==> ember <==
Design can_node, start of the top module:
module can_node (
    input  wire        clk,
    input  wire        rst,
    input  wire        tx_sig,
    output wire        tx_can_tx,
    output wire        tx_rst_n,
    output wire        tx_led,
    output wire [14:0] tx_crc_reg,
    output wire [3:0]  tx_dlc,
    output wire [10:0] tx_id,
    output wire [3:0]  tx_current_state,
    output wire [15:0] tx_bit_counter,
    output wire [63:0] tx_data,
    output wire        tx_send_frame,
    output wire        tx_sending_frame,
    output wire        tx_idle,
    input  wire        rx_can_rx_buf,
    output wire        rx_SOF_detected,
    output wire        rx_receiving_frame,
    output wire        rx_can_rx,
    output wire [10:0] rx_id_rx,
    output wire [3:0]  rx_dlc_rx,
    output wire [63:0] rx_crc_rx,
    output wire [63:0] rx_data_rx,
    output wire [3:0]  rx_current_state,
    output wire [31:0] rx_state_ascii,
    output wire        rx_red,
    output wire        rx_green,
    output wire        rx_blue,
    output wire        rx_debug_led,
    output wire [15:0] rx_bit_counter,
    output wire        rx_frame_valid
);
make LEC_CHECK=0 ABC_AREA=1 CAP_MARGIN=35 CORE_ASPECT_RATIO=0.54 CORE_MARGIN=2 CORE_UTILIZATION=42 CTS_CLUSTER_SIZE=93 GPL_ROUTABILITY_DRIVEN=1 MAX_ROUTING_LAYER=met5 MIN_ROUTING_LAYER=met2 SETUP_SLACK_MARGIN=1.13 SLEW_MARGIN=20 finish   # period 7.0 ns
run.sh (not shown) runs the stock make flow with config.mk's settings and CLKGATE_MAP_FILE=.
==> inputs of zinc, as changes to ember <==
==> flow/config.mk (replaced) <==
export PLATFORM = sky130hd
export DESIGN_NAME = can_node
export DESIGN_NICKNAME = can_node
export VERILOG_FILES = /design/flow/design.v
export SDC_FILE = /design/flow/constraint.sdc
export NUM_CORES = 4
export LEC_CHECK = 0
export ABC_AREA = 1
export CAP_MARGIN = 20
export CORE_ASPECT_RATIO = 0.86
export CORE_MARGIN = 10
export CORE_UTILIZATION = 40
export CTS_CLUSTER_SIZE = 28
export GPL_ROUTABILITY_DRIVEN = 0
export GPL_TIMING_DRIVEN = 1
export HOLD_SLACK_MARGIN = 0.01
export MAX_ROUTING_LAYER = met4
export MIN_ROUTING_LAYER = met2
export SETUP_SLACK_MARGIN = 1.87
export SLEW_MARGIN = 30
==> flow/constraint.sdc (replaced) <==
create_clock -name core_clock -period 7.02 [get_ports {clk}]
set_input_delay 1.4040 -clock core_clock [delete_from_list [all_inputs] [get_ports {clk}]]
set_output_delay 1.4040 -clock core_clock [all_outputs]
set_load 0.01 [all_outputs]
==> inputs of juniper, as changes to ember <==
==> flow/config.mk (replaced) <==
export PLATFORM = sky130hd
export DESIGN_NAME = can_node
export DESIGN_NICKNAME = can_node
export VERILOG_FILES = /design/flow/design.v
export SDC_FILE = /design/flow/constraint.sdc
export NUM_CORES = 4
export LEC_CHECK = 0
export ABC_AREA = 0
export CAP_MARGIN = 20
export CORE_ASPECT_RATIO = 0.86
export CORE_MARGIN = 10
export CORE_UTILIZATION = 40
export CTS_CLUSTER_SIZE = 28
export GPL_ROUTABILITY_DRIVEN = 0
export GPL_TIMING_DRIVEN = 0
export HOLD_SLACK_MARGIN = 0.01
export MAX_ROUTING_LAYER = met4
export MIN_ROUTING_LAYER = met2
export SETUP_SLACK_MARGIN = 1.87
export SLEW_MARGIN = 20
export TNS_END_PERCENT = 20
==> flow/constraint.sdc (replaced) <==
create_clock -name core_clock -period 7.02 [get_ports {clk}]
set_input_delay 1.4040 -clock core_clock [delete_from_list [all_inputs] [get_ports {clk}]]
set_output_delay 1.4040 -clock core_clock [all_outputs]
set_load 0.01 [all_outputs]
==> inputs of delta, as changes to ember <==
==> flow/config.mk (replaced) <==
export PLATFORM = sky130hd
export DESIGN_NAME = can_node
export DESIGN_NICKNAME = can_node
export VERILOG_FILES = /design/flow/design.v
export SDC_FILE = /design/flow/constraint.sdc
export NUM_CORES = 4
export LEC_CHECK = 0
export ABC_AREA = 1
export CAP_MARGIN = 20
export CORE_MARGIN = 2
export CORE_UTILIZATION = 72
export CTS_CLUSTER_DIAMETER = 44
export CTS_CLUSTER_SIZE = 22
export PLACE_DENSITY = 0.35
export SLEW_MARGIN = 20
==> flow/constraint.sdc (replaced) <==
create_clock -name core_clock -period 2.45 [get_ports {clk}]
set_input_delay 0.4900 -clock core_clock [delete_from_list [all_inputs] [get_ports {clk}]]
set_output_delay 0.4900 -clock core_clock [all_outputs]
set_load 0.01 [all_outputs]
==> impl_summary.log <==
[flow] final metrics
INFO  metric timing.reg2reg.setup_slack = approximately 1.4 ns
INFO  metric run_status = timing/DRC/antenna clean
INFO  metric crit_fanout = 18
INFO  metric routed_via_density = 7.58
INFO  metric layout.filler_cells = 3479
INFO  metric hold_path_end = u_rx.data_rx[63]
INFO  metric ff2ff_path_depth = 18
INFO  metric hold_violations = 0
INFO  metric xor_area_share = 2.38%
INFO  metric sequentialPower = approximately 1.3 mW
INFO  metric power_switching_share = 45.1%
INFO  metric dp_hpwl = 44100 um
INFO  metric clock_tree_area_fraction = 4.83%
INFO  metric coreArea = around 35000 sq um
(the above is from ember)
==> impl_summary.log <==
[flow] final metrics
INFO  metric coreArea = 33600 sq um
INFO  metric layout.filler_cells = ~3200
INFO  metric ff2ff_path_depth = 12
INFO  metric hold_violations = 0
INFO  metric timing.reg2reg.setup_slack = around 1.9 ns
INFO  metric dp_hpwl = a little under 40000 um
INFO  metric xor_area_share = around 5.3%
INFO  metric check-failures = DRC
INFO  metric hold_path_end = u_rx.crc_rx[29]
INFO  metric routed_via_density = roughly 7.6
INFO  metric sequentialPower = around 1.3 mW
INFO  metric route.detailed.drc = 2
INFO  metric run_status = complete, but fails checks
INFO  metric clock_tree_area_fraction = under 10%
(the above is from juniper)
==> impl_summary.log <==
[flow] final metrics
INFO  metric maxCapViolCount = 0
INFO  metric clock_tree_area_fraction = under 10%
INFO  metric sequentialPower = between 1 and 1.5 mW
INFO  metric ff2ff_path_depth = 20
INFO  metric hold_path_end = u_rx.data_rx[50]
INFO  metric layout.filler_cells = 3791
INFO  metric timing.reg2reg.setup_slack = 2.23 ns
INFO  metric dp_hpwl = 39200 um
INFO  metric run_status = timing/DRC/antenna clean
INFO  metric synth_seq_share = between 20% and 30%
INFO  metric layout.cells.largest_class = combinational gates
INFO  metric power_switching_share = 43.4%
INFO  metric routed_via_density = 7.33
INFO  metric crit_fanout = 18
(the above is from zinc)
==> impl_summary.log <==
[flow] summary of implementation run
INFO  metric most_area_hungry_cell_type_in_the_yosys_netlist = dfxtp_1
INFO  metric synth_stat.cells = 2369
INFO  metric coreArea = ~20000 sq um
INFO  metric stop_stage = detailed placement
INFO  metric toolErrorMsg = [ERROR DPL-0033] detailed placement checks failed during check placement.
INFO  metric run_status = did not finish
INFO  metric xor_area_share = 2.38%
INFO  metric yosys.cell_types.count = between 60 and 70
INFO  metric synth.top_cells.by_area = dfxtp_1, nand2_1, nor2_1
INFO  metric ys_warnings = 2
(the above is from delta)


==> inputs of 06-12 <==
Starting RTL as in the previous note.
// can_node
module can_node (
    input  wire        clk,
    input  wire        rst,
    input  wire        tx_sig,
    output wire        tx_can_tx,
    output wire        tx_rst_n,
    output wire        tx_led,
    output wire [14:0] tx_crc_reg,
    output wire [3:0]  tx_dlc,
    output wire [10:0] tx_id,
    output wire [3:0]  tx_current_state,
    output wire [15:0] tx_bit_counter,
    output wire [63:0] tx_data,
    output wire        tx_send_frame,
    output wire        tx_sending_frame,
    output wire        tx_idle,
    input  wire        rx_can_rx_buf,
    output wire        rx_SOF_detected,
    output wire        rx_receiving_frame,
    output wire        rx_can_rx,
    output wire [10:0] rx_id_rx,
    output wire [3:0]  rx_dlc_rx,
    output wire [63:0] rx_crc_rx,
    output wire [63:0] rx_data_rx,
    output wire [3:0]  rx_current_state,
    output wire [31:0] rx_state_ascii,
    output wire        rx_red,
    output wire        rx_green,
    output wire        rx_blue,
    output wire        rx_debug_led,
    output wire [15:0] rx_bit_counter,
    output wire        rx_frame_valid
);
export LEC_CHECK = 0
export ABC_AREA = 1
export CAP_MARGIN = 20
export CORE_MARGIN = 2
export CORE_UTILIZATION = 72
export CTS_CLUSTER_DIAMETER = 400
export CTS_CLUSTER_SIZE = 96
export PLACE_DENSITY = 0.42
export SETUP_SLACK_MARGIN = -0.28
export SLEW_MARGIN = 20
create_clock -name core_clock -period 3.4 [get_ports {clk}]
==> inputs of 12-22, as changes to 06-12 <==
- ABC_AREA: 1 -> default
- CORE_UTILIZATION: 72 -> 68
- CTS_CLUSTER_DIAMETER: 400 -> default
- CTS_CLUSTER_SIZE: 96 -> 33
- PLACE_DENSITY: 0.42 -> default
- SETUP_SLACK_MARGIN: -0.28 -> default
- TNS_END_PERCENT: default -> 5
==> flow/constraint.sdc (replaced) <==
create_clock -name core_clock -period 4.14 [get_ports {clk}]
set_input_delay 0.8280 -clock core_clock [delete_from_list [all_inputs] [get_ports {clk}]]
set_output_delay 0.8280 -clock core_clock [all_outputs]
set_load 0.01 [all_outputs]
==> impl_metrics.py <==
# Auto-generated metrics
metrics = {
    "status": {
        "status": "did not finish",
        "outcome.stop_stage": "5_1_grt",
        "tool.error": "[ERROR DPL-0038] Utilization greater than 100%, impossible to legalize",
    },
    "synth": {
        "ys_cells": 2369,
        "simple_gate_share_pct": 39.86,
        "common_cells": "518 x nand2_1, 335 x nor2_1, 265 x inv_1",
        "ys_sh_mux_pct": 0,
        "netlist_area_um2": 14960,
    },
    "place": {
        "place_congestion": 1.129,
    },
}
The numbers above come from 06-12.

==> impl_metrics.py <==
# Flow results
metrics = {
    "synth": {
        "simple_gate_share_pct": 28.15,
        "ys_cells": 1796,
        "ys_sh_mux_pct": 3.054,
    },
    "timing": {
        "setup_ws_ns": -0.2585,
        "setup_viol": 48,
    },
    "setup_path": {
        "rr_endpoint": "u_rx.data_rx[41]",
        "crit_type": "flip-flop to flip-flop",
    },
    "status": {
        "status": "finished with violations",
        "so_faults": "setup timing",
    },
    "place": {
        "dp_hpwl_um": 32670,
        "place_congestion": 0.9912,
    },
}
The numbers above come from 12-22.



==> wip/lagoon: inputs <==
Starting RTL as in the previous note.
clock: 7.0 ns
lec_check: 0
cap_margin: 10
core_aspect_ratio: 0.54
core_margin: 2
core_utilization: 40
gpl_routability_driven: 0
max_routing_layer: met4
setup_slack_margin: 1.94
slew_margin: 20
==> wip/cedar (differences from wip/lagoon) <==
Settings changed: CAP_MARGIN 10 to 20, CORE_ASPECT_RATIO 0.54 to default, GPL_ROUTABILITY_DRIVEN 0 to default, GPL_TIMING_DRIVEN from default to 0, MIN_ROUTING_LAYER from default to met2, SETUP_SLACK_MARGIN 1.94 to default, SLEW_MARGIN 20 to 10.
==> flow/constraint.sdc (replaced) <==
create_clock -name core_clock -period 8.11 [get_ports {clk}]
set_input_delay 1.6220 -clock core_clock [delete_from_list [all_inputs] [get_ports {clk}]]
set_output_delay 1.6220 -clock core_clock [all_outputs]
set_load 0.01 [all_outputs]
==> wip/indigo (differences from wip/lagoon) <==
Settings changed: ABC_AREA from default to 1, CAP_MARGIN 10 to 20, CORE_ASPECT_RATIO 0.54 to default, CORE_UTILIZATION 40 to 65, CTS_CLUSTER_SIZE from default to 22, GPL_ROUTABILITY_DRIVEN 0 to default, MAX_ROUTING_LAYER met4 to default, SETUP_SLACK_MARGIN 1.94 to default.
==> flow/constraint.sdc (replaced) <==
create_clock -name core_clock -period 2.45 [get_ports {clk}]
set_input_delay 0.4900 -clock core_clock [delete_from_list [all_inputs] [get_ports {clk}]]
set_output_delay 0.4900 -clock core_clock [all_outputs]
set_load 0.01 [all_outputs]
==> qor summary <==
quantity	wip/lagoon	wip/indigo	wip/cedar
GPL Wtd Cong	-	1.136	0.9780
Buffers plus inverters on the worst setup path	0	-	5
# placed instances	2,381	3,121	2,566
Clock tree from TritonCTS	yes	-	yes
End of the worst register-to-register path	u_rx.id_rx[0]$_SDFFE_PP0P_	-	u_rx.data_rx[10]$_SDFFE_PP0P_
First-pass iteration count of the detailed router	5	-	42
Status	timing/DRC/antenna clean	did not finish	timing/DRC/antenna clean
Failing step	-	global routing	-
Final Cell Area	16,890 um^2	-	18,070 um^2
Multi-input comb cells	1,380	-	1,380
Worst min-delay path endpoint	u_rx.crc_rx[35]$_SDFFE_PP0P_	-	u_rx.crc_rx[22]$_SDFFE_PP0P_
Dominant class by area	logic gates	-	logic gates
Met2 WL post-DR	18,200 um	-	24,740 um
Antenna cell count	0	-	0
Smallest hold slack	0.4531 ns	-	0.4536 ns
Arrival time worst endpoint	5.39 ns	-	7.15 ns
Minimum period implied by the final worst setup slack	4.921 ns	-	6.649 ns
Worst flop-to-flop path startpoint	u_rx.bit_counter[8]$_SDFFE_PP0P_	-	u_rx.bit_counter[0]$_SDFFE_PP0P_
Clock Pin Slew Worst Setup and Hold Paths	0.07 ns	-	0.07 ns
Number of cell instances on the worst register-to-register path	11	-	19
Met3 WL	4941 um	-	21,840 um
Non-clock inverter total of the final layout	40	-	40
Average wire per cell in the routed design	19.38 um	-	19.82 um


==> exp/raven: inputs <==
can_node again, from the RTL that the note above started with.
## can_node
module can_node (
    input  wire        clk,
    input  wire        rst,
    input  wire        tx_sig,
    output wire        tx_can_tx,
    output wire        tx_rst_n,
    output wire        tx_led,
    output wire [14:0] tx_crc_reg,
    output wire [3:0]  tx_dlc,
    output wire [10:0] tx_id,
    output wire [3:0]  tx_current_state,
    output wire [15:0] tx_bit_counter,
    output wire [63:0] tx_data,
    output wire        tx_send_frame,
    output wire        tx_sending_frame,
    output wire        tx_idle,
    input  wire        rx_can_rx_buf,
    output wire        rx_SOF_detected,
    output wire        rx_receiving_frame,
    output wire        rx_can_rx,
    output wire [10:0] rx_id_rx,
    output wire [3:0]  rx_dlc_rx,
    output wire [63:0] rx_crc_rx,
    output wire [63:0] rx_data_rx,
    output wire [3:0]  rx_current_state,
    output wire [31:0] rx_state_ascii,
    output wire        rx_red,
    output wire        rx_green,
    output wire        rx_blue,
    output wire        rx_debug_led,
    output wire [15:0] rx_bit_counter,
    output wire        rx_frame_valid
);
Settings: LEC_CHECK=0, ABC_AREA=0, CAP_MARGIN=20, CELL_PAD_IN_SITES_GLOBAL_PLACEMENT=0, CORE_MARGIN=2, CORE_UTILIZATION=70, MAX_ROUTING_LAYER=met4, PLACE_DENSITY_LB_ADDON=0.28, SLEW_MARGIN=30; clock period 4.36 ns.
==> inputs of exp/yarrow, as changes to exp/raven <==
ABC_AREA = 1   (was 0)
CELL_PAD_IN_SITES_GLOBAL_PLACEMENT = 2   (was 0)
CORE_MARGIN = 3   (was 2)
CORE_UTILIZATION = 42   (was 70)
PLACE_DENSITY_LB_ADDON = unset   (was 0.28)
==> flow/constraint.sdc (replaced) <==
create_clock -name core_clock -period 3.36 [get_ports {clk}]
set_input_delay 0.6720 -clock core_clock [delete_from_list [all_inputs] [get_ports {clk}]]
set_output_delay 0.6720 -clock core_clock [all_outputs]
set_load 0.01 [all_outputs]
==> inputs of exp/nickel, as changes to exp/raven <==
ABC_AREA = unset   (was 0)
CELL_PAD_IN_SITES_GLOBAL_PLACEMENT = unset   (was 0)
CORE_UTILIZATION = 40   (was 70)
MAX_ROUTING_LAYER = unset   (was met4)
PLACE_DENSITY_LB_ADDON = unset   (was 0.28)
SLEW_MARGIN = 20   (was 30)
==> flow/constraint.sdc (replaced) <==
create_clock -name core_clock -period 7.0 [get_ports {clk}]
set_input_delay 1.4000 -clock core_clock [delete_from_list [all_inputs] [get_ports {clk}]]
set_output_delay 1.4000 -clock core_clock [all_outputs]
set_load 0.01 [all_outputs]
==> notes <==
exp/nickel completed without violations. exp/yarrow finished with setup timing left. exp/raven ran to the end with violations: setup timing. Setup slack: exp/yarrow is lower than exp/nickel (1.9 ns). In exp/nickel the synthesized area is lower than in exp/yarrow, by about 9%. Sequential power: exp/nickel < exp/raven < exp/yarrow. Against exp/yarrow, the utilization of exp/raven is higher by 25 points. Worst hold slack, highest first: exp/raven, exp/nickel, exp/yarrow. Synthesized cell count is the same in exp/raven and exp/nickel. Against exp/raven, the global-route usage of exp/nickel is lower by 21 points. Via count, lowest first: exp/nickel, exp/raven, exp/yarrow. Power: exp/nickel < exp/raven < exp/yarrow.
==> figures <==
Layout filler cell count: exp/raven 854; exp/nickel 3341; exp/yarrow 3166
Post-layout util: exp/raven 90.2%; exp/nickel 50.1%; exp/yarrow 64.8%
Max Fclk: exp/raven 0.218 GHz; exp/nickel 0.178 GHz; exp/yarrow 0.257 GHz
Post-CTS Setup Inserts: exp/raven 2; exp/nickel 0; exp/yarrow 63
Met1 track demand over resource in global routing: exp/raven 50.0%; exp/nickel 31.1%; exp/yarrow 35.0%
Critical Path Fanout Max: exp/raven 8; exp/nickel 24; exp/yarrow 7
Top contributor to total power: exp/raven registers; exp/nickel the clock network; exp/yarrow combinational logic
Run status: exp/raven complete, but fails checks; exp/nickel finished clean; exp/yarrow complete, but fails checks
Violated checks: exp/raven setup timing; exp/nickel -; exp/yarrow setup timing
CORE AREA: exp/raven 0.0193 sq mm; exp/nickel 0.0336 sq mm; exp/yarrow 0.0348 sq mm
Share of synthesized cell area in full adder, half adder and majority cells: exp/raven 2.64%; exp/nickel 2.64%; exp/yarrow 2.34%
Gate count of the mapped netlist: exp/raven 1796; exp/nickel 1796; exp/yarrow 2369
Final Critical Period: exp/raven 4.59 ns; exp/nickel 5.63 ns; exp/yarrow 3.89 ns
Tapcell count: exp/raven 265; exp/nickel 448; exp/yarrow 455
Clock Skew: exp/raven 0.0196 ns; exp/nickel 0.0197 ns; exp/yarrow 0.0213 ns
Wire length per cell after detailed routing: exp/raven 22.0 um; exp/nickel 18.5 um; exp/yarrow 16.7 um
Total tool warning count: exp/raven 47; exp/nickel 44; exp/yarrow 50
RePlAce Congestion: exp/raven 1.05; exp/nickel 0.925; exp/yarrow 1.03
Detailed-routing wirelength on met1: exp/raven 16400 um; exp/nickel 19100 um; exp/yarrow 23500 um
Detailed Place HPWL: exp/raven 31700 um; exp/nickel 32400 um; exp/yarrow 39600 um
Power and IR drop assume default switching activity.
